`flow/run.sh`:
```
#!/bin/bash
# the make line also repeats each setting of config.mk as NAME=value (left out here)
make -C /OpenROAD-flow-scripts/flow DESIGN_CONFIG=/design/flow/config.mk WORK_HOME=/design/flow/orfs CLKGATE_MAP_FILE= finish
```
`flow/config.mk`:
```
export PLATFORM = sky130hd
export DESIGN_NAME = dlf_core
export DESIGN_NICKNAME = dlf_core
export VERILOG_FILES = /design/flow/design.v
export SDC_FILE = /design/flow/constraint.sdc
export NUM_CORES = 4
export LEC_CHECK = 0
export CAP_MARGIN = 20
export CORE_MARGIN = 2
export CORE_UTILIZATION = 40
export MAX_ROUTING_LAYER = met4
export SLEW_MARGIN = 35
export TNS_END_PERCENT = 15
```
`flow/constraint.sdc`:
```
create_clock -name core_clock -period 25.0 [get_ports {clk}]
set_input_delay 5.0000 -clock core_clock [delete_from_list [all_inputs] [get_ports {clk}]]
set_output_delay 5.0000 -clock core_clock [all_outputs]
set_load 0.01 [all_outputs]
```
`flow/design.v`:
```
module decimator
               (
                clk,
                enable,
                rstn,
                filter_in,
                filter_out,
                ce_out
                );
  input   clk; 
  input   enable; 
  input   rstn; 
  input   [5:0] filter_in;  
  output  [20:0] filter_out;  
  output  ce_out; 
  reg  [3:0] cur_count;  
  wire phase_1;  
  reg  ce_out_reg;  
  reg  signed [5:0] input_register;  
  wire signed [5:0] section_in1;  
  wire signed [20:0] section_cast1;  
  wire signed [20:0] sum1;  
  reg  signed [20:0] section_out1;  
  wire signed [20:0] add_cast;  
  wire signed [20:0] add_cast_1;  
  wire signed [21:0] add_temp;  
  wire signed [20:0] section_in2;  
  wire signed [20:0] sum2;  
  reg  signed [20:0] section_out2;  
  wire signed [20:0] add_cast_2;  
  wire signed [20:0] add_cast_3;  
  wire signed [21:0] add_temp_1;  
  wire signed [20:0] section_in3;  
  wire signed [20:0] sum3;  
  reg  signed [20:0] section_out3;  
  wire signed [20:0] add_cast_4;  
  wire signed [20:0] add_cast_5;  
  wire signed [21:0] add_temp_2;  
  wire signed [20:0] section_in4;  
  wire signed [20:0] diff1;  
  wire signed [20:0] section_out4;  
  wire signed [20:0] sub_cast;  
  wire signed [20:0] sub_cast_1;  
  wire signed [21:0] sub_temp;  
  reg  signed [20:0] int_delay_pipe [0:1] ;  
  wire signed [20:0] section_in5;  
  wire signed [20:0] diff2;  
  wire signed [20:0] section_out5;  
  wire signed [20:0] sub_cast_2;  
  wire signed [20:0] sub_cast_3;  
  wire signed [21:0] sub_temp_1;  
  reg  signed [20:0] int_delay_pipe_1 [0:1] ;  
  wire signed [20:0] section_in6;  
  wire signed [20:0] diff3;  
  wire signed [20:0] section_out6;  
  wire signed [20:0] sub_cast_4;  
  wire signed [20:0] sub_cast_5;  
  wire signed [21:0] sub_temp_2;  
  reg  signed [20:0] int_delay_pipe_2 [0:1] ;  
  reg  signed [20:0] output_register;  
  always @ (posedge clk or negedge rstn)
    begin: ce_output
      if (rstn == 1'b0) begin
        cur_count <= 4'b0000;
      end
      else begin
        if (enable == 1'b1) begin
          if (cur_count == 4'b1111) begin
            cur_count <= 4'b0000;
          end
          else begin
            cur_count <= cur_count + 1'b1;
          end
        end
      end
    end  
  assign  phase_1 = (cur_count == 4'b0001 && enable == 1'b1)? 1'b1 : 1'b0;
  always @ (posedge clk or negedge rstn)
    begin: ce_output_register
      if (rstn == 1'b0) begin
        ce_out_reg <= 1'b0;
      end
      else begin
          ce_out_reg <= phase_1;
      end
    end  
  always @ (posedge clk or negedge rstn)
    begin: input_reg_process
      if (rstn == 1'b0) begin
        input_register <= 0;
      end
      else begin
        if (enable == 1'b1) begin
          input_register <= filter_in;
        end
      end
    end  
  assign section_in1 = input_register;
  assign section_cast1 = $signed({{15{section_in1[5]}}, section_in1});
  assign add_cast = section_cast1;
  assign add_cast_1 = section_out1;
  assign add_temp = add_cast + add_cast_1;
  assign sum1 = add_temp[20:0];
  always @ (posedge clk or negedge rstn)
    begin: integrator_delay_section1
      if (rstn == 1'b0) begin
        section_out1 <= 0;
      end
      else begin
        if (enable == 1'b1) begin
          section_out1 <= sum1;
        end
      end
    end  
  assign section_in2 = section_out1;
  assign add_cast_2 = section_in2;
  assign add_cast_3 = section_out2;
  assign add_temp_1 = add_cast_2 + add_cast_3;
  assign sum2 = add_temp_1[20:0];
  always @ (posedge clk or negedge rstn)
    begin: integrator_delay_section2
      if (rstn == 1'b0) begin
        section_out2 <= 0;
      end
      else begin
        if (enable == 1'b1) begin
          section_out2 <= sum2;
        end
      end
    end  
  assign section_in3 = section_out2;
  assign add_cast_4 = section_in3;
  assign add_cast_5 = section_out3;
  assign add_temp_2 = add_cast_4 + add_cast_5;
  assign sum3 = add_temp_2[20:0];
  always @ (posedge clk or negedge rstn)
    begin: integrator_delay_section3
      if (rstn == 1'b0) begin
        section_out3 <= 0;
      end
      else begin
        if (enable == 1'b1) begin
          section_out3 <= sum3;
        end
      end
    end  
  assign section_in4 = section_out3;
  assign sub_cast = section_in4;
  assign sub_cast_1 = diff1;
  assign sub_temp = sub_cast - sub_cast_1;
  assign section_out4 = sub_temp[20:0];
  always @ (posedge clk or negedge rstn)
    begin: comb_delay_section4
      if (rstn == 1'b0) begin
        int_delay_pipe[0] <= 21'b000000000000000000000;
        int_delay_pipe[1] <= 21'b000000000000000000000;
      end
      else begin
        if (phase_1 == 1'b1) begin
          int_delay_pipe[1] <= int_delay_pipe[0];
          int_delay_pipe[0] <= section_in4;
        end
      end
    end  
  assign diff1 = int_delay_pipe[1];
  assign section_in5 = section_out4;
  assign sub_cast_2 = section_in5;
  assign sub_cast_3 = diff2;
  assign sub_temp_1 = sub_cast_2 - sub_cast_3;
  assign section_out5 = sub_temp_1[20:0];
  always @ (posedge clk or negedge rstn)
    begin: comb_delay_section5
      if (rstn == 1'b0) begin
        int_delay_pipe_1[0] <= 21'b000000000000000000000;
        int_delay_pipe_1[1] <= 21'b000000000000000000000;
      end
      else begin
        if (phase_1 == 1'b1) begin
          int_delay_pipe_1[1] <= int_delay_pipe_1[0];
          int_delay_pipe_1[0] <= section_in5;
        end
      end
    end  
  assign diff2 = int_delay_pipe_1[1];
  assign section_in6 = section_out5;
  assign sub_cast_4 = section_in6;
  assign sub_cast_5 = diff3;
  assign sub_temp_2 = sub_cast_4 - sub_cast_5;
  assign section_out6 = sub_temp_2[20:0];
  always @ (posedge clk or negedge rstn)
    begin: comb_delay_section6
      if (rstn == 1'b0) begin
        int_delay_pipe_2[0] <= 21'b000000000000000000000;
        int_delay_pipe_2[1] <= 21'b000000000000000000000;
      end
      else begin
        if (phase_1 == 1'b1) begin
          int_delay_pipe_2[1] <= int_delay_pipe_2[0];
          int_delay_pipe_2[0] <= section_in6;
        end
      end
    end  
  assign diff3 = int_delay_pipe_2[1];
  always @ (posedge clk or negedge rstn)
    begin: output_reg_process
      if (rstn == 1'b0) begin
        output_register <= 0;
      end
      else begin
        if (phase_1 == 1'b1) begin
          output_register <= section_out6;
        end
      end
    end  
  assign ce_out = ce_out_reg;
  assign filter_out = output_register;
endmodule   
`timescale 1 ns / 1 ns
module loop_filter
          (
           clk,
           rstn,
           enable,
           filter_in,
           ceout,
           filter_out,
           a2,a3,b1,b2
          );
  input   clk;
  input   rstn;
  input   enable;
  input   signed [15:0] filter_in;   
  output  ceout;
  output  signed [15:0] filter_out;   
  input signed [17:0] a2,a3,b1,b2;
  wire enb_1_16_0;
  wire signed [33:0] b_1_out1;   
  wire signed [33:0] b_2_out1;   
  wire signed [15:0] CastCAS_out1;   
  wire signed [33:0] a_2_out1;   
  wire signed [33:0] a_3_out1;   
  wire signed [15:0] CastStates3_out1;   
  reg signed [15:0] BodyDelay3_out1;   
  wire signed [36:0] BodyLSum2_sub_cast;   
  wire signed [37:0] BodyLSum2_sub_cast_1;   
  wire signed [36:0] BodyLSum2_sub_cast_2;   
  wire signed [37:0] BodyLSum2_sub_cast_3;   
  wire signed [37:0] BodyLSum2_sub_temp;   
  wire signed [36:0] BodyLSum2_out1;   
  wire signed [37:0] BodyRSum2_sub_cast;   
  wire signed [36:0] BodyRSum2_sub_cast_1;   
  wire signed [37:0] BodyRSum2_sub_cast_2;   
  wire signed [37:0] BodyRSum2_sub_temp;   
  wire signed [36:0] BodyRSum2_out1;   
  wire signed [15:0] CastStates2_out1;   
  reg signed [15:0] BodyDelay2_out1;   
  wire signed [36:0] HeadSum1_add_cast;   
  wire signed [37:0] HeadSum1_add_cast_1;   
  wire signed [36:0] HeadSum1_add_cast_2;   
  wire signed [37:0] HeadSum1_add_cast_3;   
  wire signed [37:0] HeadSum1_add_temp;   
  wire signed [36:0] HeadSum1_out1;   
  assign b_1_out1 = b1 * filter_in;
  assign b_2_out1 = b2 * filter_in;
  assign enb_1_16_0 = enable;
  assign a_2_out1 = a2 * CastCAS_out1;
  assign a_3_out1 = a3 * CastCAS_out1;
  assign CastStates3_out1 = {{3{a_3_out1[33]}}, a_3_out1[33:21]};
  always @(posedge clk or negedge rstn)
    begin : BodyDelay3_process
      if (rstn == 1'b0) begin
        BodyDelay3_out1 <= 16'sb0000000000000000;
      end
      else begin
        if (enb_1_16_0) begin
          BodyDelay3_out1 <= CastStates3_out1;
        end
      end
    end
  assign BodyLSum2_sub_cast = {{2{b_2_out1[33]}}, {b_2_out1, 1'b0}};
  assign BodyLSum2_sub_cast_1 = BodyLSum2_sub_cast;
  assign BodyLSum2_sub_cast_2 = {BodyDelay3_out1, 21'b000000000000000000000};
  assign BodyLSum2_sub_cast_3 = BodyLSum2_sub_cast_2;
  assign BodyLSum2_sub_temp = BodyLSum2_sub_cast_1 - BodyLSum2_sub_cast_3;
  assign BodyLSum2_out1 = ((BodyLSum2_sub_temp[37] == 1'b0) && (BodyLSum2_sub_temp[36] != 1'b0) ? 37'sh0FFFFFFFFF :
              ((BodyLSum2_sub_temp[37] == 1'b1) && (BodyLSum2_sub_temp[36] != 1'b1) ? 37'sh1000000000 :
              $signed(BodyLSum2_sub_temp[36:0])));
  assign BodyRSum2_sub_cast = BodyLSum2_out1;
  assign BodyRSum2_sub_cast_1 = a_2_out1;
  assign BodyRSum2_sub_cast_2 = BodyRSum2_sub_cast_1;
  assign BodyRSum2_sub_temp = BodyRSum2_sub_cast - BodyRSum2_sub_cast_2;
  assign BodyRSum2_out1 = ((BodyRSum2_sub_temp[37] == 1'b0) && (BodyRSum2_sub_temp[36] != 1'b0) ? 37'sh0FFFFFFFFF :
              ((BodyRSum2_sub_temp[37] == 1'b1) && (BodyRSum2_sub_temp[36] != 1'b1) ? 37'sh1000000000 :
              $signed(BodyRSum2_sub_temp[36:0])));
  assign CastStates2_out1 = ((BodyRSum2_out1[36] == 1'b0) && (BodyRSum2_out1[35:21] == 15'b111111111111111) ? 16'sb0111111111111111 :
              $signed(BodyRSum2_out1[36:21]));
  always @(posedge clk or negedge rstn)
    begin : BodyDelay2_process
      if (rstn == 1'b0) begin
        BodyDelay2_out1 <= 16'sb0000000000000000;
      end
      else begin
        if (enb_1_16_0) begin
          BodyDelay2_out1 <= CastStates2_out1;
        end
      end
    end
  assign HeadSum1_add_cast = {{2{b_1_out1[33]}}, {b_1_out1, 1'b0}};
  assign HeadSum1_add_cast_1 = HeadSum1_add_cast;
  assign HeadSum1_add_cast_2 = {BodyDelay2_out1, 21'b000000000000000000000};
  assign HeadSum1_add_cast_3 = HeadSum1_add_cast_2;
  assign HeadSum1_add_temp = HeadSum1_add_cast_1 + HeadSum1_add_cast_3;
  assign HeadSum1_out1 = ((HeadSum1_add_temp[37] == 1'b0) && (HeadSum1_add_temp[36] != 1'b0) ? 37'sh0FFFFFFFFF :
              ((HeadSum1_add_temp[37] == 1'b1) && (HeadSum1_add_temp[36] != 1'b1) ? 37'sh1000000000 :
              $signed(HeadSum1_add_temp[36:0])));
  assign CastCAS_out1 = ((HeadSum1_out1[36] == 1'b0) && (HeadSum1_out1[35:31] != 5'b00000) ? 16'sb0111111111111111 :
              ((HeadSum1_out1[36] == 1'b1) && (HeadSum1_out1[35:31] != 5'b11111) ? 16'sb1000000000000000 :
              $signed(HeadSum1_out1[31:16])));
  assign filter_out = CastCAS_out1;
  assign ceout = enable;
endmodule   
module dlf_core (
   input             clk,
   input             rstn,
   input             dlf_en,
   input  [4:0]      tdc_dout,
   input  [17:0]     dlf_a2,
   input  [17:0]     dlf_a3,
   input  [17:0]     dlf_b1,
   input  [17:0]     dlf_b2,
   input  [14:0]     dlf_sdm_nc_in,
   output [15:0]     dlf_out,
   output            dlf_valid
   );
   wire signed [5:0]  dec_in;
   wire signed [20:0] dec_out;
   wire signed [15:0] dec_out_slc;
   wire signed [15:0] dlf_sdm_nc_in_ext;
   wire signed [15:0] dlf_in;
   wire signed [15:0] lf_out;
   wire               dec_ce;
   reg  [15:0]        dlf_out_r;
   reg                dlf_valid_r;
   assign dec_in = tdc_dout - 6'sd16;
   assign dlf_sdm_nc_in_ext = {1'b0,dlf_sdm_nc_in};
   assign dec_out_slc = dec_out[20:5];
   assign dlf_in = dec_out_slc - dlf_sdm_nc_in_ext;
   decimator decimator_1(
			 .clk(clk),
			 .enable(dlf_en),
			 .rstn(rstn),
			 .filter_in(dec_in),
			 .filter_out(dec_out),
			 .ce_out(dec_ce)
			 );
   loop_filter loop_filter_1(
			     .clk(clk),
			     .rstn(rstn),
			     .enable(dec_ce),
			     .filter_in(dlf_in),
			     .ceout(),
			     .filter_out(lf_out),
			     .a2(dlf_a2),
			     .a3(dlf_a3),
			     .b1(dlf_b1),
			     .b2(dlf_b2)
			     );
   always @(posedge clk or negedge rstn) begin
      if (rstn == 1'b0) begin
	 dlf_out_r <= 16'd0;
	 dlf_valid_r <= 1'b0;
      end
      else begin
	 dlf_valid_r <= dec_ce;
	 if (dec_ce)
	   dlf_out_r <= lf_out;
      end
   end
   assign dlf_out = dlf_out_r;
   assign dlf_valid = dlf_valid_r;
endmodule
```
==> results.py, run 1 <==
# Auto-generated metrics
metrics = {
    "hold_path": {
        "hp-start": "decimator_1.int_delay_pipe[0][20]",
        "hp-class": "flip-flop to flip-flop",
        "min_delay_worst_endpoint": "decimator_1.int_delay_pipe[1][20]",
        "min_path_cells": 2,
    },
    "clocking": {
        "cts_setup_buffers": 0,
        "postCtsHoldBufs": 0,
        "clk_path_buf_depth": 3,
        "root_buffer": "clkbuf_16",
        "htreeDepth": 2,
        "cts_tree": "yes",
        "clk_pin_slew_worst_paths_ns": 0.06,
        "clock_latency_ns": 0.58,
        "numCtsBuffers": 35,
        "cts.sinks": 261,
    },
    "critical_path": {
        "path_delay_family": "adder cells",
        "rr_endpoint": "loop_filter_1.BodyDelay2_out1[14]",
        "endpoint_kind": "flip-flop",
        "crit_fanout": 15,
        "slowest_stage": "a21o_1",
        "cp_slowest_stage_delay_ns": 0.64,
        "critPathLaunch": "dlf_sdm_nc_in[0]",
        "cp_num_buf_inv": 11,
        "critical_path.endpoint": "loop_filter_1.BodyDelay2_out1[14]",
        "crit_required_ns": 25.46,
        "r2r-start": "decimator_1.output_register[5]",
        "crit_cells": 72,
        "crit_arrival_ns": 24.23,
        "worstSetupStartpointType": "input port",
        "worst-setup-path-type": "input port to flip-flop",
        "r2r_slack_ns": 5.53,
        "crit_top_cell": "fa_1",
        "reg2reg_depth": 72,
    },
    "die": {
        "fp_util": 0.403,
        "dieHeight_um": 395,
        "rows": 143,
        "io_pins": 112,
        "core_sq_mm": 0.152,
        "die_w_um": 395,
        "design.die.area_sq_mm": 0.156,
    },
    "synthesis": {
        "synthCells": 6756,
        "yosysWarnings": 6,
        "mux_share": 0.0138,
        "syn_nets": 8597,
        "ys_sh_xor": 0.0299,
        "synth-edff-count": 0,
        "synthTopCellsByCount": "inv_1 (1477), fa_1 (1228), nand2_1 (972)",
        "largest_area_cell": "fa_1",
        "ys_sh_simple": 0.156,
        "ys_chip_area_sq_mm": 0.0611,
        "adder_share": 0.508,
        "synthAoiAreaFrac": 0.0793,
        "ys_cells": 6756,
        "postSynthSeqShare": 0.107,
        "syn_area_sq_mm": 0.0611,
        "synthFlopType": "dfrtp_1",
        "logic_family": "adder cells",
        "synth_area_per_cell_sq_um": 9.05,
        "synth_cell_type_count": 100,
        "numSynthFlops": 261,
        "yosysMostFrequentCell": "inv_1",
        "topCellsByArea": "fa_1 (40%), dfrtp_1 (11%), ha_1 (11%)",
        "async_flop_share": 1.00,
        "top_cell_area_share": 0.402,
    },
    "global_route": {
        "overflow": 0,
        "grt_pass1_wl_um": 252000,
        "grtUsageTotal": 0.206,
        "antenna_found_initial": 8,
        "first_global_vias": 47884,
        "grt_max_degree": 110,
    },
    "sta": {
        "final_max_slew_viol_count": 0,
        "tightestPinTransition_ns": 0.996,
        "setup_tns_ns": 0,
        "finalHoldViolCount": 0,
        "relSlewSlack": 0.334,
        "fin_crit_sh": 0.951,
        "finClkSkew_ns": 0.0481,
        "min_period_ns": 23.77,
        "setup_violations": 0,
        "max_freq_mhz": 42.1,
        "hold_slack_ns": 0.433,
        "rsz0062_at_grt": "false",
    },
    "placement": {
        "place.gp.congestion": 0.929,
        "post-dp-hpwl_um": 120000,
        "placed_cells": 8714,
        "io_buffers": 111,
    },
    "finish": {
        "num-nets-final": 8562,
        "area_growth_pct": 7.29,
        "stdcell_count": 8786,
    },
    "route": {
        "drt_first_iter_violations": 2226,
        "wl_met3_um": 6720,
        "top_layer": "met4",
        "dr.pass1.iters": 7,
        "route.detailed.drc": 0,
        "wl_um": 149000,
        "ant_nets": 0,
        "drt-met1-wl_um": 65100,
        "wl_per_cell_um": 17.0,
        "via_per_inst": 5.00,
        "wl_met2_um": 74100,
        "vias": 43941,
    },
    "flow_run": {
        "max_cap_viol_count": 0,
        "warnings": 38,
    },
    "run_status": {
        "status": "no timing/DRC/antenna violations",
    },
}
what timing repair did:
item / 4_1_cts / 5_1_grt
endpoints found under the hold margin: 0 / 0
gates resized: 0 / 3
setup endpoints to repair: 0 / 11
through the flow:
step,instance area [sq um],util,setup slack (ns)
after floorplan,61100,-,3.57
after global placement,64400,0.424,0.842
after detailed placement,64400,0.424,0.341
after CTS,65500,0.432,0.934
after global routing,65600,0.432,0.0441
final,65600,0.432,1.23
final cells by class:
| cell class | count | area [sq um] |
|---|---|---|
| Inverter | 1479 | 5560 |
| Fill cell | 14778 | 86300 |
| Sequential cell | 261 | 6530 |
| Antenna cell | 10 | 25.0 |
| Timing Repair Buffer | 176 | 1610 |
| Tap cell | 2030 | 2540 |
| Clock buffer | 53 | 1050 |
| Clock inverter | 9 | 82.6 |
| Multi-Input combinational cell | 4768 | 48200 |
routing by layer:
layer	GRT usage	vias to the layer above
met5	-	-
met4	0.0478	0
met3	0.0214	176
met2	0.346	854
met1	0.269	22470
li1	-	20441
==> run 2: changes to the inputs <==
- CAP_MARGIN: 20 -> 5
- CORE_UTILIZATION: 40 -> 72
- HOLD_SLACK_MARGIN: unset -> -0.04
- MAX_ROUTING_LAYER: met4 -> unset
- SETUP_SLACK_MARGIN: unset -> -1.09
- SLEW_MARGIN: 35 -> 5
- TNS_END_PERCENT: 15 -> unset
- clock period: 25.0 -> 15.7 ns (I/O delays scaled with it)
==> run 2 against run 1 <==
Now fails the layout checks on negative setup slack. Routed wire length is 13% higher. Clock-buffer cell count is 6 lower. Highest routed layer is now met5. Design area is 10% higher. Critical endpoint is now loop_filter_1.BodyDelay2_out1[5].
==> results.py, run 2 <==
# Auto-generated metrics
metrics = {
    "flow_run": {
        "max_cap_viol_count": 0,
        "warnings": 42,
    },
    "placement": {
        "pre_cts_slack_ns": -4.38,
        "place_area_sq_mm": 0.0688,
        "place.gp.congestion": 0.956,
        "io_buffers": 111,
        "post-dp-hpwl_um": 127000,
    },
    "finish": {
        "seq_area_sq_mm": 0.00653,
        "num-nets-final": 9333,
        "fillCellCount": 4562,
        "fin_area_sq_mm": 0.0723,
        "logic_area_sq_mm": 0.0497,
        "area_growth_pct": 18.2,
    },
    "hold_path": {
        "min_path_cells": 2,
        "hp-class": "flip-flop to flip-flop",
        "min_delay_worst_endpoint": "decimator_1.int_delay_pipe_2[1][0]",
        "hp-start": "decimator_1.int_delay_pipe_2[0][0]",
    },
    "sta": {
        "relSlewSlack": 0.191,
        "setup_ws_ns": -3.47,
        "final_max_slew_viol_count": 0,
        "fin_crit_sh": 1.22,
        "setup_violations": 29,
        "tightestPinTransition_ns": 1.21,
        "finalHoldViolCount": 0,
        "max_freq_mhz": 52.2,
        "finClkSkew_ns": 0.0280,
        "rsz0062_at_grt": "true",
        "min_period_ns": 19.17,
    },
    "route": {
        "vias": 49981,
        "wl_um": 169000,
        "dr.pass1.iters": 8,
        "route.detailed.drc": 0,
        "drt_first_iter_violations": 3955,
        "ant_nets": 0,
        "wl_per_cell_um": 19.5,
        "via_per_inst": 5.77,
    },
    "die": {
        "rows": 106,
        "design.die.area_sq_mm": 0.0873,
        "core_sq_mm": 0.0838,
        "io_pins": 112,
        "die_w_um": 295,
        "dieHeight_um": 295,
        "fp_util": 0.729,
    },
    "global_route": {
        "grt_max_degree": 117,
        "grtUsageTotal": 0.387,
        "grt_pass1_wl_um": 266000,
        "first_global_vias": 53450,
        "overflow": 0,
        "antenna_found_initial": 6,
    },
    "clocking": {
        "numCtsBuffers": 34,
        "cts.sinks": 261,
        "clock_latency_ns": 0.57,
        "cts_tree": "yes",
        "clk_path_buf_depth": 3,
        "htreeDepth": 2,
        "root_buffer": "clkbuf_16",
        "clk_pin_slew_worst_paths_ns": 0.06,
    },
    "synthesis": {
        "adder_share": 0.508,
        "syn_area_sq_mm": 0.0611,
        "synthTopCellsByCount": "inv_1 (1477), fa_1 (1228), nand2_1 (972)",
        "ys_cells": 6756,
        "synthFlopType": "dfrtp_1",
        "yosysWarnings": 6,
        "synthCells": 6756,
        "synth-edff-count": 0,
        "synth_area_per_cell_sq_um": 9.05,
        "postSynthSeqShare": 0.107,
        "largest_area_cell": "fa_1",
        "mux_share": 0.0138,
        "ys_sh_simple": 0.156,
        "syn_nets": 8597,
        "async_flop_share": 1.00,
        "ys_sh_xor": 0.0299,
        "numSynthFlops": 261,
        "synth_cell_type_count": 100,
        "top_cell_area_share": 0.402,
        "yosysMostFrequentCell": "inv_1",
        "logic_family": "adder cells",
        "synthAoiAreaFrac": 0.0793,
        "topCellsByArea": "fa_1 (40%), dfrtp_1 (11%), ha_1 (11%)",
        "ys_chip_area_sq_mm": 0.0611,
    },
    "critical_path": {
        "crit_arrival_ns": 19.65,
        "slowest_stage": "fa_1",
        "worst-setup-path-type": "input port to flip-flop",
        "worstSetupStartpointType": "input port",
        "cp_num_buf_inv": 10,
        "crit_required_ns": 16.18,
        "endpoint_kind": "flip-flop",
        "r2r_slack_ns": -1.32,
        "cp_slowest_stage_delay_ns": 0.85,
        "crit_cells": 70,
        "path_delay_family": "adder cells",
        "rr_endpoint": "loop_filter_1.BodyDelay2_out1[5]",
        "critPathLaunch": "dlf_sdm_nc_in[0]",
        "r2r-start": "decimator_1.output_register[5]",
        "reg2reg_depth": 70,
        "critical_path.endpoint": "loop_filter_1.BodyDelay2_out1[5]",
        "crit_top_cell": "fa_1",
        "crit_fanout": 11,
    },
    "run_status": {
        "failed_checks": "negative setup slack",
        "status": "complete, but fails checks",
    },
}
-- run 2: timing repair --
item,CTS,global route
resized,187,203
hold endpoints to repair,0,0
pin swaps,152,191
endpoints found under the setup margin,29,29
cloned,7,0
setup buffers,73,49
hold buffers,0,0
-- run 2: per-layer routing --
metal	part of all wire	wire [um]	track usage
met1	0.37	61800	0.487
met2	0.49	82100	0.655
met3	0.087	14700	0.0652
met4	0.061	10200	0.184
met5	0.000077	13	0
-- run 2: final cells by class --
class,count,share of cell area
Multi-Input combinational cell,4774,0.688
Timing Repair Buffer,942,0.109
Sequential cell,261,0.0904
Inverter,1479,0.0769
Tap cell,1134,0.0196
Clock buffer,47,0.0131
Clock inverter,13,0.00298
Antenna cell,5,0.000173
-- run 2: through the flow --
step	cells	hold WS, ns	util	TNS [ns]
finish	8655	0.471	0.863	-93.01
detailed placement	8478	0.460	0.821	-121.87
floorplan	6756	0.352	-	-73.49
CTS	8610	0.473	0.850	-84.57
global placement	8478	0.445	0.821	-108.03
global route	8655	0.485	0.863	-104.08
==> run 3: changes to the inputs <==
- ABC_AREA: unset -> 1
- CAP_MARGIN: 5 -> 20
- CELL_PAD_IN_SITES_GLOBAL_PLACEMENT: unset -> 2
- CORE_ASPECT_RATIO: unset -> 0.5
- CORE_UTILIZATION: 72 -> 44
- CTS_CLUSTER_DIAMETER: unset -> 56
- CTS_CLUSTER_SIZE: unset -> 86
- GPL_ROUTABILITY_DRIVEN: unset -> 0
- HOLD_SLACK_MARGIN: -0.04 -> unset
- MAX_ROUTING_LAYER: unset -> met4
- MIN_ROUTING_LAYER: unset -> met1
- PLACE_DENSITY_LB_ADDON: unset -> 0.09
- SETUP_SLACK_MARGIN: -1.09 -> -1.47
- SLEW_MARGIN: 5 -> 20
- clock period: 15.7 -> 15.5 ns (I/O delays scaled with it)
==> run 3 against run 2 <==
The layout still fails its checks (negative setup slack). Non-clock buffer count grew 99. Global-route usage shrank 10 points. Critical path depth grew 18. Highest routed layer is now met4. Worst hold slack gained 0.0025 ns. Utilization shrank 32 points. Clock-buffer cell count shrank 18. Flip-flop count is the same. Design area grew 2.2%. Critical path type unchanged. Setup slack gained 1.2 ns.
==> results.py, run 3 <==
# Auto-generated metrics
metrics = {
    "run_status": {
        "status": "complete, but fails checks",
        "failed_checks": "negative setup slack",
    },
    "die": {
        "design.die.area_sq_mm": 0.141,
        "fp_util": 0.443,
        "rows": 96,
        "die_w_um": 529,
        "dieHeight_um": 267,
        "io_pins": 112,
        "core_sq_mm": 0.137,
    },
    "critical_path": {
        "reg2reg_depth": 88,
        "critical_path.endpoint": "loop_filter_1.BodyDelay2_out1[5]",
        "endpoint_kind": "flip-flop",
        "crit_arrival_ns": 18.31,
        "r2r_slack_ns": -0.17,
        "crit_fanout": 6,
        "worst-setup-path-type": "input port to flip-flop",
        "crit_top_cell": "nand2_1",
        "rr_endpoint": "loop_filter_1.BodyDelay2_out1[5]",
        "r2r-start": "decimator_1.output_register[5]",
        "slowest_stage": "fa_1",
        "crit_cells": 88,
        "cp_num_buf_inv": 21,
        "crit_required_ns": 15.99,
        "critPathLaunch": "dlf_sdm_nc_in[0]",
        "worstSetupStartpointType": "input port",
        "path_delay_family": "adder cells",
        "cp_slowest_stage_delay_ns": 0.58,
    },
    "synthesis": {
        "yosysWarnings": 6,
        "top_cell_area_share": 0.405,
        "numSynthFlops": 261,
        "ys_cells": 7405,
        "ys_chip_area_sq_mm": 0.0607,
        "mux_share": 0,
        "synthFlopType": "dfrtp_1",
        "yosysMostFrequentCell": "inv_1",
        "ys_sh_simple": 0.154,
        "synthTopCellsByCount": "inv_1 (1809), nand2_1 (1482), fa_1 (1228)",
        "postSynthSeqShare": 0.108,
        "largest_area_cell": "fa_1",
        "synthAoiAreaFrac": 0.0687,
        "ys_sh_xor": 0.0300,
        "synth_cell_type_count": 51,
        "syn_nets": 9246,
        "async_flop_share": 1.00,
        "syn_area_sq_mm": 0.0607,
        "logic_family": "adder cells",
        "adder_share": 0.512,
        "topCellsByArea": "fa_1 (41%), inv_1 (11%), dfrtp_1 (11%)",
        "synthCells": 7405,
        "synth-edff-count": 0,
        "synth_area_per_cell_sq_um": 8.19,
    },
    "sta": {
        "finClkSkew_ns": 0.0400,
        "fin_crit_sh": 1.15,
        "tightestPinTransition_ns": 1.03,
        "min_period_ns": 17.81,
        "relSlewSlack": 0.313,
        "setup_ws_ns": -2.31,
        "finalHoldViolCount": 0,
        "hold_slack_ns": 0.473,
        "final_max_slew_viol_count": 0,
        "rsz0062_at_grt": "true",
        "max_freq_mhz": 56.1,
        "setup_violations": 29,
    },
    "finish": {
        "logic_area_sq_mm": 0.0482,
        "stdcell_count": 10143,
        "area_growth_pct": 21.7,
        "seq_area_sq_mm": 0.00653,
        "num-nets-final": 10099,
        "fillCellCount": 12854,
        "fin_area_sq_mm": 0.0739,
    },
    "route": {
        "vias": 50130,
        "dr.pass1.iters": 5,
        "route.detailed.drc": 0,
        "wl_um": 190000,
        "drt_first_iter_violations": 2916,
        "ant_nets": 0,
        "wl_per_cell_um": 18.7,
        "via_per_inst": 4.94,
    },
    "placement": {
        "io_buffers": 111,
        "place_area_sq_mm": 0.0703,
        "post-dp-hpwl_um": 160000,
        "placed_cells": 10007,
    },
    "hold_path": {
        "min_path_cells": 2,
        "hp-start": "decimator_1.int_delay_pipe_2[0][0]",
        "min_delay_worst_endpoint": "decimator_1.int_delay_pipe_2[1][0]",
        "hp-class": "flip-flop to flip-flop",
    },
    "clocking": {
        "root_buffer": "clkbuf_16",
        "cts.sinks": 261,
        "cts_tree": "yes",
        "numCtsBuffers": 28,
        "clk_pin_slew_worst_paths_ns": 0.08,
        "htreeDepth": 1,
        "clock_latency_ns": 0.62,
        "clk_path_buf_depth": 3,
    },
    "global_route": {
        "antenna_found_initial": 2,
        "grt_pass1_wl_um": 305000,
        "grtUsageTotal": 0.286,
        "first_global_vias": 54165,
        "overflow": 0,
        "grt_max_degree": 146,
    },
    "flow_run": {
        "max_cap_viol_count": 0,
        "warnings": 49,
    },
}
## run 3: layout make-up
type	instances	area share
Sequential cell	261	0.0884
Timing Repair Buffer	1041	0.119
Inverter	1831	0.0943
Timing Repair inverter	1	0.000102
Clock inverter	23	0.00400
Clock buffer	29	0.00967
Tap cell	1862	0.0315
Antenna cell	1	0.0000339
Multi-Input combinational cell	5094	0.653
## run 3: layer usage
layer / part of all wire / GRT usage
met1: 0.46 / 0.396
met2: 0.45 / 0.447
met3: 0.064 / 0.0441
met4: 0.024 / 0.0584
met5: 0 / -
## run 3: repair_timing
action | CTS | global route
resized | 230 | 237
hold buffers | 0 | 0
pin swaps | 85 | 145
endpoints found under the hold margin | 0 | 0
endpoints found under the setup margin | 29 | 29
cloned | 7 | 1
buffers inserted | 65 | 54
## run 3: stage by stage
stage                util  setup WS [ns]  TNS [ns]
floorplan               -          -1.47    -38.90
global placement    0.513          -3.46    -96.72
detailed placement  0.513          -3.55   -100.24
CTS                 0.530          -2.30    -63.45
global route        0.539          -3.00    -80.69
finish              0.539          -2.31    -60.16
==> run 4: changes to the inputs <==
- ABC_AREA: 1 -> unset
- CELL_PAD_IN_SITES_GLOBAL_PLACEMENT: 2 -> unset
- CORE_ASPECT_RATIO: 0.5 -> unset
- CORE_UTILIZATION: 44 -> 72
- CTS_CLUSTER_DIAMETER: 56 -> unset
- CTS_CLUSTER_SIZE: 86 -> 29
- GPL_ROUTABILITY_DRIVEN: 0 -> unset
- MAX_ROUTING_LAYER: met4 -> unset
- MIN_ROUTING_LAYER: met1 -> unset
- PLACE_DENSITY_LB_ADDON: 0.09 -> 0.02
- SETUP_SLACK_MARGIN: -1.47 -> 2.87
- clock period: 15.5 -> 10.2 ns (I/O delays scaled with it)
==> run 4 against run 3 <==
The layout still fails its checks (negative setup slack). Register-to-register slack got worse by 7.1 ns. Clock-buffer cell count increased by 15. Cell count decreased by 14%. Die area decreased by 38%. Non-clock buffer count decreased by 65. Synthesized area increased by 0.77%. Critical path type unchanged.
==> results.py, run 4 <==
# Auto-generated metrics
metrics = {
    "run_status": {
        "failed_checks": "negative setup slack",
        "status": "complete, but fails checks",
    },
    "critical_path": {
        "critPathLaunch": "dlf_sdm_nc_in[2]",
        "crit_arrival_ns": 18.79,
        "crit_required_ns": 10.62,
        "rr_endpoint": "loop_filter_1.BodyDelay3_out1[8]",
        "crit_top_cell": "fa_1",
        "reg2reg_depth": 76,
        "cp_slowest_stage_delay_ns": 0.63,
        "cp_num_buf_inv": 20,
        "path_delay_family": "adder cells",
        "worst-setup-path-type": "input port to flip-flop",
        "crit_fanout": 6,
        "worstSetupStartpointType": "input port",
        "slowest_stage": "fa_1",
        "crit_cells": 76,
        "critical_path.endpoint": "loop_filter_1.BodyDelay3_out1[8]",
        "r2r_slack_ns": -7.30,
        "r2r-start": "decimator_1.output_register[5]",
        "endpoint_kind": "flip-flop",
    },
    "hold_path": {
        "min_delay_worst_endpoint": "decimator_1.int_delay_pipe_2[1][3]",
        "min_path_cells": 2,
        "hp-start": "decimator_1.int_delay_pipe_2[0][3]",
        "hp-class": "flip-flop to flip-flop",
    },
    "synthesis": {
        "synth-edff-count": 0,
        "synthCells": 6756,
        "synth_cell_type_count": 100,
        "largest_area_cell": "fa_1",
        "top_cell_area_share": 0.402,
        "async_flop_share": 1.00,
        "synthTopCellsByCount": "inv_1 (1477), fa_1 (1228), nand2_1 (972)",
        "syn_nets": 8597,
        "yosysWarnings": 6,
        "yosysMostFrequentCell": "inv_1",
        "numSynthFlops": 261,
        "ys_chip_area_sq_mm": 0.0611,
        "topCellsByArea": "fa_1 (40%), dfrtp_1 (11%), ha_1 (11%)",
        "logic_family": "adder cells",
        "ys_cells": 6756,
        "ys_sh_xor": 0.0299,
        "syn_area_sq_mm": 0.0611,
        "adder_share": 0.508,
        "postSynthSeqShare": 0.107,
        "mux_share": 0.0138,
        "ys_sh_simple": 0.156,
        "synthAoiAreaFrac": 0.0793,
        "synthFlopType": "dfrtp_1",
        "synth_area_per_cell_sq_um": 9.05,
    },
    "sta": {
        "setup_violations": 45,
        "relSlewSlack": 0.152,
        "finalHoldViolCount": 0,
        "finClkSkew_ns": 0.0324,
        "final_max_slew_viol_count": 0,
        "min_period_ns": 18.38,
        "fin_crit_sh": 1.80,
        "setup_ws_ns": -8.18,
        "setup_tns_ns": -262.27,
        "max_freq_mhz": 54.4,
        "rsz0062_at_grt": "true",
        "tightestPinTransition_ns": 1.27,
    },
    "placement": {
        "place_area_sq_mm": 0.0689,
        "place.gp.congestion": 0.966,
        "pre_cts_slack_ns": -9.22,
        "io_buffers": 111,
        "post-dp-hpwl_um": 127000,
    },
    "route": {
        "route.detailed.drc": 0,
        "ant_nets": 0,
        "via_per_inst": 5.86,
        "wl_per_cell_um": 20.1,
        "wl_um": 175000,
        "dr.pass1.iters": 8,
        "vias": 50915,
        "drt_first_iter_violations": 4245,
    },
    "clocking": {
        "clock_latency_ns": 0.57,
        "postCtsHoldBufs": 0,
        "numCtsBuffers": 34,
        "htreeDepth": 2,
        "cts_tree": "yes",
        "root_buffer": "clkbuf_16",
        "cts.sinks": 261,
        "clk_path_buf_depth": 3,
        "clk_pin_slew_worst_paths_ns": 0.06,
    },
    "finish": {
        "finish.utilization": 0.866,
        "seq_area_sq_mm": 0.00653,
        "num-nets-final": 9364,
        "logic_area_sq_mm": 0.0495,
        "fin_area_sq_mm": 0.0726,
        "area_growth_pct": 18.8,
        "fillCellCount": 4501,
    },
    "flow_run": {
        "warnings": 41,
        "max_cap_viol_count": 0,
    },
    "die": {
        "fp_util": 0.729,
        "rows": 106,
        "dieHeight_um": 295,
        "core_sq_mm": 0.0838,
        "die_w_um": 295,
        "io_pins": 112,
        "design.die.area_sq_mm": 0.0873,
    },
    "global_route": {
        "grtUsageTotal": 0.401,
        "grt_max_degree": 123,
        "grt_pass1_wl_um": 275000,
        "first_global_vias": 55270,
        "overflow": 0,
        "antenna_found_initial": 8,
    },
}
[run 4: layout make-up]
class,instances,share of cell area
clock inverters,12,0.00243
repair buffers,976,0.117
clock buffers,44,0.0128
multi-input cells,4771,0.682
well taps,1134,0.0195
inverters,1479,0.0765
flip-flops and latches,261,0.0900
diodes,8,0.000276
[run 4: timing repair]
item	CTS	global route
cloned	9	0
setup buffers	93	30
resized	249	85
pin swaps	154	60
setup endpoints to repair	45	48
[run 4: through the flow]
step | hold WS [ns] | std cells
after global placement | 0.448 | 8489
after floorplan | 0.352 | 6756
after global routing | 0.495 | 8682
after CTS | 0.465 | 8647
final | 0.466 | 8685
after detailed placement | 0.460 | 8489
[run 4: routing by layer]
layer	GRT usage	wire length, um	share of wire	up-vias
li1	-	-	-	22055
met1	0.487	61700	0.35	25242
met2	0.673	83600	0.48	2643
met3	0.0775	16100	0.092	971
met4	0.227	13300	0.076	4
met5	0	69	0.00039	-
==> run 5: changes to the inputs <==
- ABC_AREA: unset -> 1
- CAP_MARGIN: 20 -> 40
- CORE_UTILIZATION: 72 -> 40
- CTS_CLUSTER_DIAMETER: unset -> 81
- CTS_CLUSTER_SIZE: 29 -> unset
- GPL_ROUTABILITY_DRIVEN: unset -> 0
- GPL_TIMING_DRIVEN: unset -> 0
- MAX_ROUTING_LAYER: unset -> met4
- PLACE_DENSITY_LB_ADDON: 0.02 -> unset
- SETUP_SLACK_MARGIN: 2.87 -> unset
- SLEW_MARGIN: 20 -> 10
- TNS_END_PERCENT: unset -> 25
- clock period: 10.2 -> 22.9 ns (I/O delays scaled with it)
==> run 5 against run 4 <==
Now clean on timing, DRC and antenna. Utilization fell by 43 points. Clock-buffer cell count rose by 9. Cell count rose by 11%. Non-clock buffer count fell by 620.
==> results.py, run 5 <==
# Auto-generated metrics
metrics = {
    "route": {
        "dr.pass1.iters": 9,
        "drt_first_iter_violations": 3283,
        "ant_nets": 0,
        "route.detailed.drc": 0,
        "vias": 48436,
        "wl_per_cell_um": 18.4,
        "wl_um": 177000,
        "via_per_inst": 5.03,
    },
    "synthesis": {
        "syn_area_sq_mm": 0.0607,
        "synth_area_per_cell_sq_um": 8.19,
        "numSynthFlops": 261,
        "synth-edff-count": 0,
        "largest_area_cell": "fa_1",
        "ys_chip_area_sq_mm": 0.0607,
        "async_flop_share": 1.00,
        "synthCells": 7405,
        "logic_family": "adder cells",
        "ys_sh_xor": 0.0300,
        "synthTopCellsByCount": "inv_1 (1809), nand2_1 (1482), fa_1 (1228)",
        "synthAoiAreaFrac": 0.0687,
        "adder_share": 0.512,
        "topCellsByArea": "fa_1 (41%), inv_1 (11%), dfrtp_1 (11%)",
        "postSynthSeqShare": 0.108,
        "synthFlopType": "dfrtp_1",
        "top_cell_area_share": 0.405,
        "ys_cells": 7405,
        "synth_cell_type_count": 51,
        "mux_share": 0,
        "yosysMostFrequentCell": "inv_1",
        "yosysWarnings": 6,
        "syn_nets": 9246,
        "ys_sh_simple": 0.154,
    },
    "critical_path": {
        "cp_slowest_stage_delay_ns": 0.70,
        "worstSetupStartpointType": "input port",
        "crit_arrival_ns": 22.40,
        "crit_fanout": 10,
        "reg2reg_depth": 78,
        "crit_required_ns": 23.34,
        "endpoint_kind": "flip-flop",
        "critPathLaunch": "dlf_sdm_nc_in[2]",
        "critical_path.endpoint": "loop_filter_1.BodyDelay2_out1[12]",
        "rr_endpoint": "loop_filter_1.BodyDelay2_out1[12]",
        "crit_cells": 80,
        "cp_num_buf_inv": 15,
        "r2r-start": "decimator_1.output_register[7]",
        "worst-setup-path-type": "input port to flip-flop",
        "path_delay_family": "adder cells",
        "slowest_stage": "fa_2",
        "r2r_slack_ns": 5.05,
        "crit_top_cell": "nand2_1",
    },
    "sta": {
        "max_freq_mhz": 45.5,
        "tightestPinTransition_ns": 0.955,
        "finalHoldViolCount": 0,
        "fin_crit_sh": 0.959,
        "setup_tns_ns": 0,
        "finClkSkew_ns": 0.0236,
        "final_max_slew_viol_count": 0,
        "min_period_ns": 21.96,
        "setup_violations": 0,
        "relSlewSlack": 0.364,
    },
    "die": {
        "io_pins": 112,
        "rows": 142,
        "dieHeight_um": 393,
        "die_w_um": 393,
        "core_sq_mm": 0.150,
        "design.die.area_sq_mm": 0.155,
        "fp_util": 0.404,
    },
    "run_status": {
        "status": "no timing/DRC/antenna violations",
    },
    "hold_path": {
        "min_path_cells": 2,
        "hp-class": "flip-flop to flip-flop",
        "min_delay_worst_endpoint": "decimator_1.int_delay_pipe_2[1][0]",
        "hp-start": "decimator_1.int_delay_pipe_2[0][0]",
    },
    "clocking": {
        "clk_path_buf_depth": 3,
        "htreeDepth": 2,
        "clock_latency_ns": 0.57,
        "root_buffer": "clkbuf_16",
        "cts_tree": "yes",
        "cts.sinks": 261,
        "postCtsHoldBufs": 0,
        "clk_pin_slew_worst_paths_ns": 0.06,
        "numCtsBuffers": 37,
    },
    "finish": {
        "num-nets-final": 9417,
        "fin_area_sq_mm": 0.0660,
        "finish.utilization": 0.439,
        "area_growth_pct": 8.77,
    },
    "flow_run": {
        "warnings": 35,
        "max_cap_viol_count": 0,
    },
    "global_route": {
        "grt_max_degree": 92,
        "first_global_vias": 50410,
        "grtUsageTotal": 0.241,
        "overflow": 0,
        "antenna_found_initial": 2,
        "grt_pass1_wl_um": 284000,
    },
    "placement": {
        "place_area_sq_mm": 0.0645,
        "post-dp-hpwl_um": 152000,
        "io_buffers": 86,
    },
}
-- run 5: metal layers --
layer,GRT usage,share of wire
met1,0.316,0.43
met4,0.0699,0.038
met5,-,0
met2,0.389,0.47
met3,0.0329,0.067
-- run 5: area by class of cell --
class / count / area, sq um
well taps: 2016 / 2520
flip-flops and latches: 261 / 6530
fillers: 15065 / 84300
repair buffers: 133 / 1420
multi-input cells: 5089 / 46500
diodes: 4 / 10.0
plain buffers: 223 / 886
clock inverters: 12 / 155
inverters: 1831 / 6900
clock buffers: 53 / 1080
-- run 5: timing repair --
item	in CTS	in global routing
endpoints found under the setup margin	19	29
resized	8	68
setup buffers	0	17
pin swaps	0	4
-- run 5: through the flow --
step                setup WS [ns]  instances  hold slack, ns
global route              -0.0205       9622           0.498
detailed placement          -1.67       9534           0.454
global placement            -1.52       9507           0.452
floorplan                    3.46       7405           0.398
finish                      0.939       9622           0.466
CTS                        0.0972       9598           0.469
==> run 6: changes to the inputs <==
- ABC_AREA: 1 -> unset
- CAP_MARGIN: 40 -> 5
- CORE_UTILIZATION: 40 -> 72
- CTS_CLUSTER_DIAMETER: 81 -> unset
- CTS_CLUSTER_SIZE: unset -> 26
- GPL_ROUTABILITY_DRIVEN: 0 -> unset
- GPL_TIMING_DRIVEN: 0 -> unset
- HOLD_SLACK_MARGIN: unset -> -0.04
- MAX_ROUTING_LAYER: met4 -> unset
- SETUP_SLACK_MARGIN: unset -> 2.36
- SLEW_MARGIN: 10 -> 20
- TNS_END_PERCENT: 25 -> unset
- clock period: 22.9 -> 15.9 ns (I/O delays scaled with it)
==> run 6 against run 5 <==
The layout now fails its checks (negative setup slack). Synthesized cell count decreased by 8.8%. Largest cell class unchanged. Critical path type unchanged. Setup slack worse by 4.2 ns. First-iteration DRC count increased by 7.2%. Design area rose by 9.1%. Clock skew is 0.030 ns higher. Clock-buffer cell count fell by 10. Cell count down 10%.
==> results.py, run 6 <==
# Auto-generated metrics
metrics = {
    "synthesis": {
        "synth_cell_type_count": 100,
        "syn_nets": 8597,
        "logic_family": "adder cells",
        "adder_share": 0.508,
        "synth-edff-count": 0,
        "synthCells": 6756,
        "syn_area_sq_mm": 0.0611,
        "synth_area_per_cell_sq_um": 9.05,
        "ys_chip_area_sq_mm": 0.0611,
        "largest_area_cell": "fa_1",
        "yosysMostFrequentCell": "inv_1",
        "synthFlopType": "dfrtp_1",
        "ys_sh_xor": 0.0299,
        "yosysWarnings": 6,
        "synthAoiAreaFrac": 0.0793,
        "postSynthSeqShare": 0.107,
        "top_cell_area_share": 0.402,
        "numSynthFlops": 261,
        "topCellsByArea": "fa_1 (40%), dfrtp_1 (11%), ha_1 (11%)",
        "synthTopCellsByCount": "inv_1 (1477), fa_1 (1228), nand2_1 (972)",
        "ys_sh_simple": 0.156,
        "ys_cells": 6756,
        "async_flop_share": 1.00,
        "mux_share": 0.0138,
    },
    "critical_path": {
        "slowest_stage": "fa_1",
        "path_delay_family": "adder cells",
        "crit_cells": 79,
        "critPathLaunch": "dlf_sdm_nc_in[0]",
        "crit_required_ns": 16.37,
        "worstSetupStartpointType": "input port",
        "crit_fanout": 7,
        "rr_endpoint": "loop_filter_1.BodyDelay2_out1[0]",
        "reg2reg_depth": 79,
        "crit_top_cell": "fa_1",
        "critical_path.endpoint": "loop_filter_1.BodyDelay2_out1[0]",
        "endpoint_kind": "flip-flop",
        "cp_num_buf_inv": 16,
        "cp_slowest_stage_delay_ns": 0.55,
        "crit_arrival_ns": 19.58,
        "r2r_slack_ns": -1.00,
        "worst-setup-path-type": "input port to flip-flop",
        "r2r-start": "decimator_1.output_register[5]",
    },
    "global_route": {
        "overflow": 0,
        "grt_max_degree": 114,
        "first_global_vias": 53718,
        "grt_pass1_wl_um": 265000,
        "grtUsageTotal": 0.384,
        "antenna_found_initial": 4,
    },
    "route": {
        "ant_nets": 0,
        "wl_um": 163000,
        "vias": 49391,
        "via_per_inst": 5.72,
        "dr.pass1.iters": 6,
        "wl_per_cell_um": 18.8,
        "route.detailed.drc": 0,
        "drt_first_iter_violations": 3519,
    },
    "die": {
        "dieHeight_um": 295,
        "design.die.area_sq_mm": 0.0873,
        "core_sq_mm": 0.0838,
        "io_pins": 112,
        "fp_util": 0.729,
        "die_w_um": 295,
        "rows": 106,
    },
    "clocking": {
        "root_buffer": "clkbuf_16",
        "clk_pin_slew_worst_paths_ns": 0.06,
        "htreeDepth": 2,
        "numCtsBuffers": 34,
        "clk_path_buf_depth": 3,
        "cts.sinks": 261,
        "clock_latency_ns": 0.60,
        "cts_tree": "yes",
    },
    "placement": {
        "io_buffers": 111,
        "place_area_sq_mm": 0.0688,
        "post-dp-hpwl_um": 127000,
        "place.gp.congestion": 0.956,
    },
    "sta": {
        "finalHoldViolCount": 0,
        "finClkSkew_ns": 0.0534,
        "fin_crit_sh": 1.20,
        "setup_tns_ns": -86.88,
        "relSlewSlack": 0.297,
        "setup_violations": 29,
        "rsz0062_at_grt": "true",
        "setup_ws_ns": -3.21,
        "final_max_slew_viol_count": 0,
        "max_freq_mhz": 52.3,
        "min_period_ns": 19.11,
        "tightestPinTransition_ns": 1.05,
    },
    "finish": {
        "finish.utilization": 0.859,
        "fillCellCount": 4699,
        "area_growth_pct": 17.8,
        "fin_area_sq_mm": 0.0720,
        "num-nets-final": 9308,
    },
    "hold_path": {
        "hp-class": "flip-flop to flip-flop",
        "min_delay_worst_endpoint": "decimator_1.int_delay_pipe_2[1][20]",
        "hp-start": "decimator_1.int_delay_pipe_2[0][20]",
        "min_path_cells": 2,
    },
    "run_status": {
        "status": "complete, but fails checks",
        "failed_checks": "negative setup slack",
    },
    "flow_run": {
        "warnings": 43,
        "max_cap_viol_count": 0,
    },
}
run 6: metal layers:
layer / GRT usage / part of all wire / up-vias
li1: - / - / 21943
met1: 0.481 / 0.37 / 24698
met2: 0.655 / 0.50 / 2129
met3: 0.0625 / 0.079 / 621
met4: 0.183 / 0.057 / 0
met5: 0 / 0 / -
run 6: per-stage QoR:
stage               setup WS [ns]  hold slack (ns)  std cells
floorplan                   -2.61            0.352       6756
CTS                         -3.10            0.468       8590
finish                      -3.21            0.466       8630
detailed placement          -4.33            0.462       8480
global placement            -3.74            0.449       8480
global route                -3.82            0.482       8628
run 6: cell type report:
class	count	area (sq um)	share of cell area
clock buffers	43	925	0.0128
well taps	1134	1420	0.0197
diodes	5	12.5	0.000174
multi-input cells	4770	49500	0.687
flip-flops and latches	261	6530	0.0907
clock inverters	17	267	0.00370
repair buffers	921	7810	0.108
inverters	1479	5560	0.0771
run 6: timing repair:
| item | CTS | global route |
|---|---|---|
| pin swaps | 102 | 140 |
| endpoints found under the setup margin | 44 | 44 |
| gates cloned | 7 | 1 |
| hold buffers | 0 | 0 |
| gates resized | 145 | 174 |
| setup buffers | 43 | 34 |
==> run 7: changes to the inputs <==
- CAP_MARGIN: 5 -> 40
- CTS_CLUSTER_SIZE: 26 -> unset
- HOLD_SLACK_MARGIN: -0.04 -> unset
- MAX_ROUTING_LAYER: unset -> met4
- SETUP_SLACK_MARGIN: 2.36 -> unset
- clock period: 15.9 -> 16.1 ns (I/O delays scaled with it)
==> run 7 against run 6 <==
The layout still fails its checks (negative setup slack). Via count rose by 0.30%. Largest cell class unchanged. Synthesized cell count is the same. Non-clock buffer count is 24 higher.
==> results.py, run 7 <==
# Auto-generated metrics
metrics = {
    "critical_path": {
        "crit_required_ns": 16.60,
        "reg2reg_depth": 77,
        "cp_slowest_stage_delay_ns": 0.55,
        "endpoint_kind": "flip-flop",
        "critPathLaunch": "dlf_sdm_nc_in[2]",
        "crit_cells": 77,
        "crit_fanout": 6,
        "crit_arrival_ns": 19.73,
        "rr_endpoint": "loop_filter_1.BodyDelay3_out1[10]",
        "crit_top_cell": "fa_1",
        "worst-setup-path-type": "input port to flip-flop",
        "r2r_slack_ns": -0.86,
        "r2r-start": "decimator_1.output_register[5]",
        "path_delay_family": "adder cells",
        "worstSetupStartpointType": "input port",
        "critical_path.endpoint": "loop_filter_1.BodyDelay3_out1[10]",
        "slowest_stage": "fa_1",
        "cp_num_buf_inv": 16,
    },
    "synthesis": {
        "yosysMostFrequentCell": "inv_1",
        "top_cell_area_share": 0.402,
        "synth_cell_type_count": 100,
        "ys_sh_simple": 0.156,
        "synthTopCellsByCount": "inv_1 (1477), fa_1 (1228), nand2_1 (972)",
        "synth-edff-count": 0,
        "yosysWarnings": 6,
        "topCellsByArea": "fa_1 (40%), dfrtp_1 (11%), ha_1 (11%)",
        "adder_share": 0.508,
        "mux_share": 0.0138,
        "ys_sh_xor": 0.0299,
        "logic_family": "adder cells",
        "syn_nets": 8597,
        "synthAoiAreaFrac": 0.0793,
        "postSynthSeqShare": 0.107,
        "async_flop_share": 1.00,
        "numSynthFlops": 261,
        "largest_area_cell": "fa_1",
        "synth_area_per_cell_sq_um": 9.05,
        "syn_area_sq_mm": 0.0611,
        "synthFlopType": "dfrtp_1",
        "synthCells": 6756,
        "ys_cells": 6756,
        "ys_chip_area_sq_mm": 0.0611,
    },
    "hold_path": {
        "hp-class": "flip-flop to flip-flop",
        "hp-start": "decimator_1.int_delay_pipe_2[0][20]",
        "min_path_cells": 2,
        "min_delay_worst_endpoint": "decimator_1.int_delay_pipe_2[1][20]",
    },
    "clocking": {
        "postCtsHoldBufs": 0,
        "cts_tree": "yes",
        "clk_pin_slew_worst_paths_ns": 0.06,
        "numCtsBuffers": 34,
        "root_buffer": "clkbuf_16",
        "htreeDepth": 2,
        "clock_latency_ns": 0.56,
        "cts.sinks": 261,
        "clk_path_buf_depth": 3,
    },
    "global_route": {
        "grt_max_degree": 152,
        "antenna_found_initial": 3,
        "gr-usage-met3": 0.0487,
        "grtUsageTotal": 0.391,
        "grt-busiest-layer": "met2",
        "grt_util_met2": 0.652,
        "met1_usage": 0.485,
        "first_global_vias": 53289,
        "grt_pass1_wl_um": 261000,
        "overflow": 0,
    },
    "die": {
        "core_sq_mm": 0.0838,
        "rows": 106,
        "fp_util": 0.729,
        "design.die.area_sq_mm": 0.0873,
        "die_w_um": 295,
        "dieHeight_um": 295,
        "io_pins": 112,
    },
    "placement": {
        "post-dp-hpwl_um": 126000,
        "place.gp.congestion": 0.956,
        "pre_cts_slack_ns": -3.99,
        "io_buffers": 111,
        "placed_cells": 8477,
    },
    "sta": {
        "finClkSkew_ns": 0.0253,
        "setup_violations": 29,
        "relSlewSlack": 0.347,
        "tightestPinTransition_ns": 0.976,
        "setup_ws_ns": -3.14,
        "rsz0062_at_grt": "true",
        "fin_crit_sh": 1.19,
        "hold_slack_ns": 0.464,
        "finalHoldViolCount": 0,
        "final_max_slew_viol_count": 0,
        "max_freq_mhz": 52.0,
        "min_period_ns": 19.24,
    },
    "route": {
        "vias": 49539,
        "wl_per_cell_um": 18.9,
        "ant_nets": 0,
        "route.detailed.drc": 0,
        "dr.pass1.iters": 8,
        "via_per_inst": 5.72,
        "wl_um": 164000,
        "drt_first_iter_violations": 3611,
    },
    "run_status": {
        "failed_checks": "negative setup slack",
        "status": "complete, but fails checks",
    },
    "finish": {
        "finish.utilization": 0.863,
        "area_growth_pct": 18.3,
        "fillCellCount": 4641,
        "num-nets-final": 9332,
        "stdcell_count": 8655,
    },
    "flow_run": {
        "max_cap_viol_count": 0,
        "warnings": 46,
    },
}
run 7: routing by layer:
metal  wire length, um  part of all wire
met1             61300              0.37
met2             81600              0.50
met3             12100             0.074
met4              8860             0.054
met5                 0                 0
run 7: metrics by stage:
stage          TNS (ns)  area, sq um
6_report         -83.44        72300
2_1_floorplan    -64.21        61900
4_1_cts          -76.16        71200
5_1_grt          -97.98        72300
3_5_place_dp    -110.30        68900
3_3_place_gp     -98.96        68800
run 7: final cells by class:
cell class              count  area, sq um  share of cell area
clock buffers              45          943              0.0130
well taps                1134         1420              0.0196
flip-flops and latches    261         6530              0.0903
multi-input cells        4770        49600               0.685
diodes                      5         12.5            0.000173
inverters                1479         5560              0.0768
clock inverters            16          146             0.00202
repair buffers            945         8150               0.113
run 7: timing repair:
item | 4_1_cts | 5_1_grt
endpoints found under the hold margin | 0 | 0
gates resized | 158 | 165
gates cloned | 3 | 2
setup buffers | 72 | 29
setup endpoints to repair | 29 | 29
pin swaps | 128 | 142
==> run 8: changes to the inputs <==
- ABC_AREA: unset -> 0
- CAP_MARGIN: 40 -> 20
- CELL_PAD_IN_SITES_DETAIL_PLACEMENT: unset -> 2
- CELL_PAD_IN_SITES_GLOBAL_PLACEMENT: unset -> 2
- CORE_ASPECT_RATIO: unset -> 1.46
- CORE_MARGIN: 2 -> 3
- CORE_UTILIZATION: 72 -> 40
- CTS_CLUSTER_DIAMETER: unset -> 143
- GPL_ROUTABILITY_DRIVEN: unset -> 0
- MIN_ROUTING_LAYER: unset -> met1
- PLACE_DENSITY: unset -> 0.91
- SETUP_SLACK_MARGIN: unset -> 3.87
- SLEW_MARGIN: 20 -> 35
- TNS_END_PERCENT: unset -> 25
- clock period: 16.1 -> 15.5 ns (I/O delays scaled with it)
==> run 8 against run 7 <==
The flow now stops in 5_1_grt. Synthesized cell count unchanged. Synthesized area unchanged. Die area up 81%.
==> results.py, run 8 <==
# Physical implementation metrics
metrics = {
    "run_status": {
        "tool.error": "[ERROR GRT-0116] Global routing finished with congestion. Check the congestion regions in the DRC Viewer.",
        "stop_stage": "5_1_grt",
        "status": "aborted with a tool error",
    },
    "clocking": {
        "numCtsBuffers": 35,
        "clk_path_buf_depth": 3,
        "root_buffer": "clkbuf_16",
        "htreeDepth": 2,
        "cts.sinks": 261,
    },
    "synthesis": {
        "largest_area_cell": "fa_1",
        "async_flop_share": 1.00,
        "yosysWarnings": 6,
        "syn_nets": 8597,
        "ys_sh_simple": 0.156,
        "logic_family": "adder cells",
        "synthCells": 6756,
        "top_cell_area_share": 0.402,
        "synthFlopType": "dfrtp_1",
        "mux_share": 0.0138,
        "numSynthFlops": 261,
        "yosysMostFrequentCell": "inv_1",
        "synth-edff-count": 0,
        "synthTopCellsByCount": "inv_1 (1477), fa_1 (1228), nand2_1 (972)",
        "ys_cells": 6756,
        "synth_cell_type_count": 100,
        "postSynthSeqShare": 0.107,
        "ys_sh_xor": 0.0299,
        "ys_chip_area_sq_mm": 0.0611,
        "adder_share": 0.508,
        "topCellsByArea": "fa_1 (40%), dfrtp_1 (11%), ha_1 (11%)",
        "synthAoiAreaFrac": 0.0793,
        "synth_area_per_cell_sq_um": 9.05,
        "syn_area_sq_mm": 0.0611,
    },
    "die": {
        "design.die.area_sq_mm": 0.158,
        "io_pins": 112,
        "die_w_um": 330,
        "fp_util": 0.405,
        "rows": 172,
        "core_sq_mm": 0.151,
        "dieHeight_um": 478,
    },
    "placement": {
        "post-dp-hpwl_um": 268000,
        "io_buffers": 111,
        "placed_cells": 9381,
    },
    "global_route": {
        "grtUsageTotal": 0.713,
        "overflow": 61,
    },
}
-- run 8: metrics by stage --
stage	setup WS (ns)	area (sq um)	setup TNS (ns)
after floorplan	-2.94	61700	-78.80
after global placement	-4.75	70300	-129.02
after detailed placement	-7.12	70300	-201.69
after CTS	-5.13	73400	-141.54
-- run 8: what timing repair did --
item,CTS
hold buffers,0
setup buffers,68
pin swaps,140
endpoints found under the setup margin,45
gates cloned,5
resized,324
-- run 8: layer usage --
metal | overflow | GRT usage
met1 | 0 | 0.673
met2 | 17 | 0.859
met3 | 20 | 0.578
met4 | 24 | 0.711
met5 | - | -
